==> flow/design.v (excerpt) <==
module DataAggregator(
           clk, reset, bit1, bit2, bit3, bit4, read_index_yaxis, read_index_xaxis,
           out_data_yaxis, out_data_xaxis, finished
       );
Size in the first run: roughly 12000 cells after synthesis, about 190000 sq um of cells after synthesis.
Settings: LEC_CHECK=0, ABC_AREA=0, CAP_MARGIN=30, CELL_PAD_IN_SITES_GLOBAL_PLACEMENT=3, CORE_ASPECT_RATIO=1.3, CORE_MARGIN=2, CORE_UTILIZATION=35, CTS_CLUSTER_SIZE=78, GPL_ROUTABILITY_DRIVEN=1, MAX_ROUTING_LAYER=met4, PLACE_DENSITY_LB_ADDON=0.26, SETUP_SLACK_MARGIN=1.28, SLEW_MARGIN=15; clock period 6.86 ns.
run.sh (not shown) runs the stock make flow with config.mk's settings and CLKGATE_MAP_FILE=.
==> next run, changes <==
ABC_AREA = not set   (was 0)
CAP_MARGIN = 20   (was 30)
CELL_PAD_IN_SITES_GLOBAL_PLACEMENT = not set   (was 3)
CORE_ASPECT_RATIO = not set   (was 1.3)
CORE_UTILIZATION = 17   (was 35)
CTS_CLUSTER_SIZE = not set   (was 78)
GPL_ROUTABILITY_DRIVEN = not set   (was 1)
MAX_ROUTING_LAYER = not set   (was met4)
PLACE_DENSITY = 0.6   (was not set)
PLACE_DENSITY_LB_ADDON = not set   (was 0.26)
SETUP_SLACK_MARGIN = not set   (was 1.28)
SLEW_MARGIN = 20   (was 15)
clock period = 8.06 ns   (was 6.86 ns; I/O delays follow)
=>
- The new run completed with no timing, DRC or antenna violations
- worst setup slack is better by 0.12 ns
- clock-buffer cell count decreases by 42
- clock power came out lower by 21%
- synthesized area does not change
- final area rose by 1.4%
- worst hold slack barely changes
- register-to-register slack is better by 0.86 ns
- sequential cell count stays the same
==> next run, changes <==
CORE_UTILIZATION = 58   (was 17)
HOLD_SLACK_MARGIN = -0.08   (was not set)
SETUP_SLACK_MARGIN = 1.76   (was not set)
TNS_END_PERCENT = 5   (was not set)
clock period = 6.12 ns   (was 8.06 ns; I/O delays follow)
Effect: Setup slack got worse by 0.49 ns; routed wire length came out lower by about 1.3%; core utilization came out higher by 45 points; cell count came out lower by 38%; combinational power came out higher by about 40%; sequential share of layout area came out higher by 2.4 points; total power came out higher by 35%; via count came out higher by about 3%.
==> next run, changes <==
CORE_UTILIZATION = 72   (was 58)
CTS_CLUSTER_SIZE = 72   (was not set)
HOLD_SLACK_MARGIN = not set   (was -0.08)
PLACE_DENSITY = not set   (was 0.6)
PLACE_DENSITY_LB_ADDON = 0.0   (was not set)
SETUP_SLACK_MARGIN = 1.32   (was 1.76)
TNS_END_PERCENT = not set   (was 5)
clock period = 4.47 ns   (was 6.12 ns; I/O delays follow)
What happened:
- The new run finished but failed the layout checks on setup timing
- routed wire length fell by 4.5%
- worst hold slack loses 0.023 ns
- total power rose by 34%
- clock skew fell by 0.014 ns
- utilization rose by 16 points
- combinational power rose by 41%
- final cell count fell by 4.2%
- flip-flop count does not change
- global-route usage rose by 6.0 points
==> next run, changes <==
CORE_UTILIZATION = 45   (was 72)
CTS_CLUSTER_SIZE = not set   (was 72)
PLACE_DENSITY = 0.6   (was not set)
PLACE_DENSITY_LB_ADDON = not set   (was 0.0)
SETUP_SLACK_MARGIN = not set   (was 1.32)
clock period = 8.06 ns   (was 4.47 ns; I/O delays follow)
What happened: The new run finished with timing, DRC and antenna clean; clock power goes down by 42%; core utilization goes down by 31 points; synthesized area does not change; final cell count goes up by 12%; first-iteration DRC count goes down by 28%; worst setup slack improved by 1.3 ns; synthesized cell count stays the same; combinational power goes down by 48%; count of clock-buffer cells in the layout goes up by 53.


Starting RTL as in the previous note.
==> flow/design.v (excerpt) <==
module DataAggregator(
           clk, reset, bit1, bit2, bit3, bit4, read_index_yaxis, read_index_xaxis,
           out_data_yaxis, out_data_xaxis, finished
       );
Settings: LEC_CHECK=0, ABC_AREA=0, CAP_MARGIN=30, CELL_PAD_IN_SITES_GLOBAL_PLACEMENT=3, CORE_ASPECT_RATIO=1.3, CORE_MARGIN=2, CORE_UTILIZATION=35, CTS_CLUSTER_SIZE=78, GPL_ROUTABILITY_DRIVEN=0, MAX_ROUTING_LAYER=met4, PLACE_DENSITY_LB_ADDON=0.26, SETUP_SLACK_MARGIN=1.28, SLEW_MARGIN=35, TNS_END_PERCENT=10; clock period 6.86 ns.
==> next run, changes <==
Settings changed: ABC_AREA 0 to 1, CAP_MARGIN 30 to 40, CORE_UTILIZATION 35 to 26, CTS_CLUSTER_SIZE 78 to default, GPL_ROUTABILITY_DRIVEN 0 to 1, HOLD_SLACK_MARGIN from default to -0.03, SLEW_MARGIN 35 to 20, TNS_END_PERCENT 10 to default.
What happened: Clock power went up by a few percent. Final cell count went up by well over a third. Clock skew went up by 0.031 ns. First-iteration DRC count went up by about a fifth. Global-route usage went down by 1.4 points. Synthesized cell count went up by well over a third.
==> next run, changes <==
Settings changed: ABC_AREA 1 to default, CAP_MARGIN 40 to 20, CELL_PAD_IN_SITES_GLOBAL_PLACEMENT 3 to default, CORE_ASPECT_RATIO 1.3 to default, CORE_UTILIZATION 26 to 40, CTS_CLUSTER_SIZE from default to 97, GPL_ROUTABILITY_DRIVEN 1 to default, HOLD_SLACK_MARGIN -0.03 to 0.23, PLACE_DENSITY_LB_ADDON 0.26 to default, SETUP_SLACK_MARGIN 1.28 to default.
Clock period 6.86 ns to 10.0 ns, I/O delays scaled along.
Combinational power went down by 46%.
Count of clock-buffer cells in the layout decreases by 99.
Final area drops by 4.4%.
Die size came out lower by 34%.
==> next run, changes <==
Settings changed: CORE_UTILIZATION 40 to 72, CTS_CLUSTER_SIZE 97 to default, HOLD_SLACK_MARGIN 0.23 to default, MAX_ROUTING_LAYER met4 to default, SETUP_SLACK_MARGIN from default to 1.29.
Clock period 10.0 ns to 5.3 ns, I/O delays scaled along.
The changed run completed with no timing, DRC or antenna violations.
Cell count drops by roughly a tenth.
Design area is about the same.
Worst setup slack degrades by 2.0 ns.
Sequential share of layout area is about the same.
Count of clock-buffer cells in the layout does not change.
Total power climbs by well over a third.


Starting RTL as in the previous note.
clock: 6.81 ns
lec_check: 0
abc_area: 1
cap_margin: 20
core_margin: 2
core_utilization: 66
setup_slack_margin: 1.76
slew_margin: 20
The starting point passed the timing, design-rule and antenna checks.
Edit:
--- a/flow/config.mk
+++ b/flow/config.mk
@@ -8,6 +8,8 @@
 export ABC_AREA = 1
-export CAP_MARGIN = 20
+export CAP_MARGIN = 35
 export CORE_MARGIN = 2
-export CORE_UTILIZATION = 66
-export SETUP_SLACK_MARGIN = 1.76
+export CORE_UTILIZATION = 72
+export CTS_CLUSTER_SIZE = 17
+export PLACE_DENSITY_LB_ADDON = 0.19
+export SETUP_SLACK_MARGIN = 0.56
 export SLEW_MARGIN = 20
==> flow/constraint.sdc (replaced) <==
create_clock -name core_clock -period 4.47 [get_ports {clk}]
set_input_delay 0.8940 -clock core_clock [delete_from_list [all_inputs] [get_ports {clk}]]
set_output_delay 0.8940 -clock core_clock [all_outputs]
set_load 0.01 [all_outputs]
Effect:
- routed wire length rose by 0.36%
- clock power came out higher by 49%
- sequential share of layout area shrinks by 1.1 points
- final area went up by 1.9%
- non-clock buffer count rises by 353
- cell count hardly moves
- worst setup slack degrades by 1.3 ns
- synthesized cell count stays the same
Edit:
==> flow/config.mk (replaced) <==
export PLATFORM = sky130hd
export DESIGN_NAME = DataAggregator
export DESIGN_NICKNAME = DataAggregator
export VERILOG_FILES = /design/flow/design.v
export SDC_FILE = /design/flow/constraint.sdc
export NUM_CORES = 4
export LEC_CHECK = 0
export CAP_MARGIN = 20
export CELL_PAD_IN_SITES_GLOBAL_PLACEMENT = 0
export CORE_ASPECT_RATIO = 1.3
export CORE_MARGIN = 2
export CORE_UTILIZATION = 72
export GPL_ROUTABILITY_DRIVEN = 1
export HOLD_SLACK_MARGIN = -0.03
export PLACE_DENSITY = 0.79
export SETUP_SLACK_MARGIN = -0.3
export SLEW_MARGIN = 20
Now the flow finished with setup timing left.
Routed wire length falls by 14%.
Global-route usage falls by 4.6 points.
Flip-flop count does not change.
Utilization falls by 2.5 points.
Total power falls by 2.4%.
Final cell count falls by 31%.


The RTL this note starts from:
==> flow/design.v <==
module DataAggregator(
           clk, reset, bit1, bit2, bit3, bit4, read_index_yaxis, read_index_xaxis,
           out_data_yaxis, out_data_xaxis, finished
       );
localparam MODE_WAIT_START = 0;
localparam MODE_WAIT_CHANNEL = 1;
localparam MODE_WAIT_DATA = 2;
localparam MODE_ASSIGN_DATA = 3;
input clk, reset;
input bit1, bit2, bit3, bit4;  
input [6:0] read_index_yaxis, read_index_xaxis;
output [15:0] out_data_yaxis;  
output [15:0] out_data_xaxis;  
output finished;
reg [15:0] data_yaxis [0:127];
reg [15:0] data_xaxis [0:127];
reg [15:0] bit1_data_buffer, bit2_data_buffer, bit3_data_buffer, bit4_data_buffer;
reg [3:0] bit1_data_buffer_index, bit2_data_buffer_index, bit3_data_buffer_index, bit4_data_buffer_index;
reg [4:0] data_index_yaxis1, data_index_yaxis2, data_index_yaxis3, data_index_yaxis4;
reg [4:0] data_index_xaxis1, data_index_xaxis2, data_index_xaxis3, data_index_xaxis4;
reg data_yaxis1_valid, data_yaxis2_valid, data_yaxis3_valid, data_yaxis4_valid;
reg data_xaxis1_valid, data_xaxis2_valid, data_xaxis3_valid, data_xaxis4_valid;
reg channel_bit1, channel_bit2, channel_bit3, channel_bit4;
reg [1:0] mode_bit1, mode_bit2, mode_bit3, mode_bit4;
wire data_yaxis_valid, data_xaxis_valid;
integer i;
always @(posedge clk) begin
    if (reset) begin
        for (i = 0; i < 128; i = i + 1) begin
            data_yaxis[i] <= 0;
            data_xaxis[i] <= 0;
        end
        bit1_data_buffer <= 0;
        bit2_data_buffer <= 0;
        bit3_data_buffer <= 0;
        bit4_data_buffer <= 0;
        bit1_data_buffer_index <= 0;
        bit2_data_buffer_index <= 0;
        bit3_data_buffer_index <= 0;
        bit4_data_buffer_index <= 0;
        data_index_yaxis1 <= 31;
        data_index_yaxis2 <= 31;
        data_index_yaxis3 <= 31;
        data_index_yaxis4 <= 31;
        data_index_xaxis1 <= 31;
        data_index_xaxis2 <= 31;
        data_index_xaxis3 <= 31;
        data_index_xaxis4 <= 31;
        data_yaxis1_valid <= 0;
        data_yaxis2_valid <= 0;
        data_yaxis3_valid <= 0;
        data_yaxis4_valid <= 0;
        data_xaxis1_valid <= 0;
        data_xaxis2_valid <= 0;
        data_xaxis3_valid <= 0;
        data_xaxis4_valid <= 0;
        channel_bit1 <= 0;
        channel_bit2 <= 0;
        channel_bit3 <= 0;
        channel_bit4 <= 0;
        mode_bit1 <= MODE_WAIT_START;
        mode_bit2 <= MODE_WAIT_START;
        mode_bit3 <= MODE_WAIT_START;
        mode_bit4 <= MODE_WAIT_START;
    end else begin
        if (mode_bit1 == MODE_WAIT_START) begin
            if (bit1) begin
                mode_bit1 <= MODE_WAIT_CHANNEL;
            end
        end else if (mode_bit1 == MODE_WAIT_CHANNEL) begin
            channel_bit1 <= bit1;
            mode_bit1 <= MODE_WAIT_DATA;
            bit1_data_buffer_index <= 15;
        end else if (mode_bit1 == MODE_WAIT_DATA) begin
            bit1_data_buffer[bit1_data_buffer_index] <= bit1;
            if (bit1_data_buffer_index >= 1) begin
                bit1_data_buffer_index <= bit1_data_buffer_index - 1;
            end else begin
                mode_bit1 <= MODE_ASSIGN_DATA;
            end
        end else if (mode_bit1 == MODE_ASSIGN_DATA) begin
            mode_bit1 <= MODE_WAIT_START;
            if (channel_bit1 == 0) begin  
                data_yaxis[data_index_yaxis1] <= bit1_data_buffer;
                if (data_index_yaxis1 >= 1) begin
                    data_index_yaxis1 <= data_index_yaxis1 - 1;
                    data_yaxis1_valid <= 0;
                end else begin
                    data_index_yaxis1 <= 31;
                    data_yaxis1_valid <= 1;
                end
            end else begin  
                data_yaxis[32 + data_index_yaxis2] <= bit1_data_buffer;
                if (data_index_yaxis2 >= 1) begin
                    data_index_yaxis2 <= data_index_yaxis2 - 1;
                    data_yaxis2_valid <= 0;
                end else begin
                    data_index_yaxis2 <= 31;
                    data_yaxis2_valid <= 1;
                end
            end
        end
        if (mode_bit2 == MODE_WAIT_START) begin
            if (bit2) begin
                mode_bit2 <= MODE_WAIT_CHANNEL;
            end
        end else if (mode_bit2 == MODE_WAIT_CHANNEL) begin
            channel_bit2 <= bit2;
            mode_bit2 <= MODE_WAIT_DATA;
            bit2_data_buffer_index <= 15;
        end else if (mode_bit2 == MODE_WAIT_DATA) begin
            bit2_data_buffer[bit2_data_buffer_index] <= bit2;
            if (bit2_data_buffer_index >= 1) begin
                bit2_data_buffer_index <= bit2_data_buffer_index - 1;
            end else begin
                mode_bit2 <= MODE_ASSIGN_DATA;
            end
        end else if (mode_bit2 == MODE_ASSIGN_DATA) begin
            mode_bit2 <= MODE_WAIT_START;
            if (channel_bit2 == 0) begin  
                data_yaxis[64 + data_index_yaxis3] <= bit2_data_buffer;
                if (data_index_yaxis3 >= 1) begin
                    data_index_yaxis3 <= data_index_yaxis3 - 1;
                    data_yaxis3_valid <= 0;
                end else begin
                    data_index_yaxis3 <= 31;
                    data_yaxis3_valid <= 1;
                end
            end else begin  
                data_yaxis[96 + data_index_yaxis4] <= bit2_data_buffer;
                if (data_index_yaxis4 >= 1) begin
                    data_index_yaxis4 <= data_index_yaxis4 - 1;
                    data_yaxis4_valid <= 0;
                end else begin
                    data_index_yaxis4 <= 31;
                    data_yaxis4_valid <= 1;
                end
            end
        end
        if (mode_bit3 == MODE_WAIT_START) begin
            if (bit3) begin
                mode_bit3 <= MODE_WAIT_CHANNEL;
            end
        end else if (mode_bit3 == MODE_WAIT_CHANNEL) begin
            channel_bit3 <= bit3;
            mode_bit3 <= MODE_WAIT_DATA;
            bit3_data_buffer_index <= 15;
        end else if (mode_bit3 == MODE_WAIT_DATA) begin
            bit3_data_buffer[bit3_data_buffer_index] <= bit3;
            if (bit3_data_buffer_index >= 1) begin
                bit3_data_buffer_index <= bit3_data_buffer_index - 1;
            end else begin
                mode_bit3 <= MODE_ASSIGN_DATA;
            end
        end else if (mode_bit3 == MODE_ASSIGN_DATA) begin
            mode_bit3 <= MODE_WAIT_START;
            if (channel_bit3 == 0) begin  
                data_xaxis[data_index_xaxis1] <= bit3_data_buffer;
                if (data_index_xaxis1 >= 1) begin
                    data_index_xaxis1 <= data_index_xaxis1 - 1;
                    data_xaxis1_valid <= 0;
                end else begin
                    data_index_xaxis1 <= 31;
                    data_xaxis1_valid <= 1;
                end
            end else begin  
                data_xaxis[32 + data_index_xaxis2] <= bit3_data_buffer;
                if (data_index_xaxis2 >= 1) begin
                    data_index_xaxis2 <= data_index_xaxis2 - 1;
                    data_xaxis2_valid <= 0;
                end else begin
                    data_index_xaxis2 <= 31;
                    data_xaxis2_valid <= 1;
                end
            end
        end
        if (mode_bit4 == MODE_WAIT_START) begin
            if (bit4) begin
                mode_bit4 <= MODE_WAIT_CHANNEL;
            end
        end else if (mode_bit4 == MODE_WAIT_CHANNEL) begin
            channel_bit4 <= bit4;
            mode_bit4 <= MODE_WAIT_DATA;
            bit4_data_buffer_index <= 15;
        end else if (mode_bit4 == MODE_WAIT_DATA) begin
            bit4_data_buffer[bit4_data_buffer_index] <= bit4;
            if (bit4_data_buffer_index >= 1) begin
                bit4_data_buffer_index <= bit4_data_buffer_index - 1;
            end else begin
                mode_bit4 <= MODE_ASSIGN_DATA;
            end
        end else if (mode_bit4 == MODE_ASSIGN_DATA) begin
            mode_bit4 <= MODE_WAIT_START;
            if (channel_bit4 == 0) begin  
                data_xaxis[64 + data_index_xaxis3] <= bit4_data_buffer;
                if (data_index_xaxis3 >= 1) begin
                    data_index_xaxis3 <= data_index_xaxis3 - 1;
                    data_xaxis3_valid <= 0;
                end else begin
                    data_index_xaxis3 <= 31;
                    data_xaxis3_valid <= 1;
                end
            end else begin  
                data_xaxis[96 + data_index_xaxis4] <= bit4_data_buffer;
                if (data_index_xaxis4 >= 1) begin
                    data_index_xaxis4 <= data_index_xaxis4 - 1;
                    data_xaxis4_valid <= 0;
                end else begin
                    data_index_xaxis4 <= 31;
                    data_xaxis4_valid <= 1;
                end
            end
        end
    end
end
assign out_data_yaxis = data_yaxis[read_index_yaxis];
assign out_data_xaxis = data_xaxis[read_index_xaxis];
assign data_yaxis_valid = (data_yaxis1_valid && data_yaxis2_valid && data_yaxis3_valid && data_yaxis4_valid);
assign data_xaxis_valid = (data_xaxis1_valid && data_xaxis2_valid && data_xaxis3_valid && data_xaxis4_valid);
assign finished = (data_yaxis_valid && data_xaxis_valid);
endmodule
==> flow/config.mk <==
export PLATFORM = sky130hd
export DESIGN_NAME = DataAggregator
export DESIGN_NICKNAME = DataAggregator
export VERILOG_FILES = /design/flow/design.v
export SDC_FILE = /design/flow/constraint.sdc
export NUM_CORES = 4
export LEC_CHECK = 0
export CAP_MARGIN = 20
export CORE_MARGIN = 10
export CORE_UTILIZATION = 40
export CTS_CLUSTER_SIZE = 97
export GPL_ROUTABILITY_DRIVEN = 0
export GPL_TIMING_DRIVEN = 0
export HOLD_SLACK_MARGIN = 0.23
export MAX_ROUTING_LAYER = met4
export SLEW_MARGIN = 20
==> flow/constraint.sdc <==
create_clock -name core_clock -period 10.0 [get_ports {clk}]
set_input_delay 2.0000 -clock core_clock [delete_from_list [all_inputs] [get_ports {clk}]]
set_output_delay 2.0000 -clock core_clock [all_outputs]
set_load 0.01 [all_outputs]
Edit:
CAP_MARGIN = 40   (was 20)
CORE_MARGIN = 2   (was 10)
CORE_UTILIZATION = 72   (was 40)
CTS_CLUSTER_SIZE = 72   (was 97)
GPL_ROUTABILITY_DRIVEN = unset   (was 0)
GPL_TIMING_DRIVEN = unset   (was 0)
HOLD_SLACK_MARGIN = unset   (was 0.23)
MAX_ROUTING_LAYER = unset   (was met4)
PLACE_DENSITY_LB_ADDON = 0.29   (was unset)
clock period = 4.47 ns   (was 10.0 ns; I/O delays follow)
Now the flow completed, yet does not pass: setup timing.
Die area drops by 47%.
Total power climbs by 120%.
Design area drops by 0.80%.
Global-route usage climbs by 15 points.
Sequential power climbs by 130%.
Area after synthesis is unchanged.
Via count climbs by 2.6%.
Final cell count drops by 17%.
Combinational power climbs by 120%.
First-iteration DRC count climbs by 13%.
Worst setup slack got worse by 1.3 ns.
Edit:
CELL_PAD_IN_SITES_GLOBAL_PLACEMENT = 0   (was unset)
CORE_ASPECT_RATIO = 1.3   (was unset)
CTS_CLUSTER_SIZE = 18   (was 72)
GPL_ROUTABILITY_DRIVEN = 1   (was unset)
HOLD_SLACK_MARGIN = -0.03   (was unset)
PLACE_DENSITY = 0.79   (was unset)
PLACE_DENSITY_LB_ADDON = unset   (was 0.29)
The changed run produced a layout that fails on setup timing; first-iteration DRC count is lower by 27%; total power is lower by 2.3%; sequential share of layout area is higher by 0.17 points; final area hardly moves; setup slack improved by 0.021 ns; non-clock buffer count is higher by 38; clock power is lower by about 5%.
Edit:
ABC_AREA = 1   (was unset)
CAP_MARGIN = 35   (was 40)
CELL_PAD_IN_SITES_GLOBAL_PLACEMENT = unset   (was 0)
CORE_ASPECT_RATIO = unset   (was 1.3)
CTS_CLUSTER_DIAMETER = 396   (was unset)
CTS_CLUSTER_SIZE = 17   (was 18)
GPL_ROUTABILITY_DRIVEN = unset   (was 1)
HOLD_SLACK_MARGIN = unset   (was -0.03)
PLACE_DENSITY = unset   (was 0.79)
PLACE_DENSITY_LB_ADDON = 0.19   (was unset)
SETUP_SLACK_MARGIN = 0.56   (was unset)
The changed run finished with timing, DRC and antenna clean.
Synthesized area falls by 1.3%.
Core utilization decreases by 0.57 points.
First-iteration DRC count goes up by 120%.
Via count climbs by 40%.
Setup slack gets better by 0.59 ns.
Power and IR drop assume default switching activity.
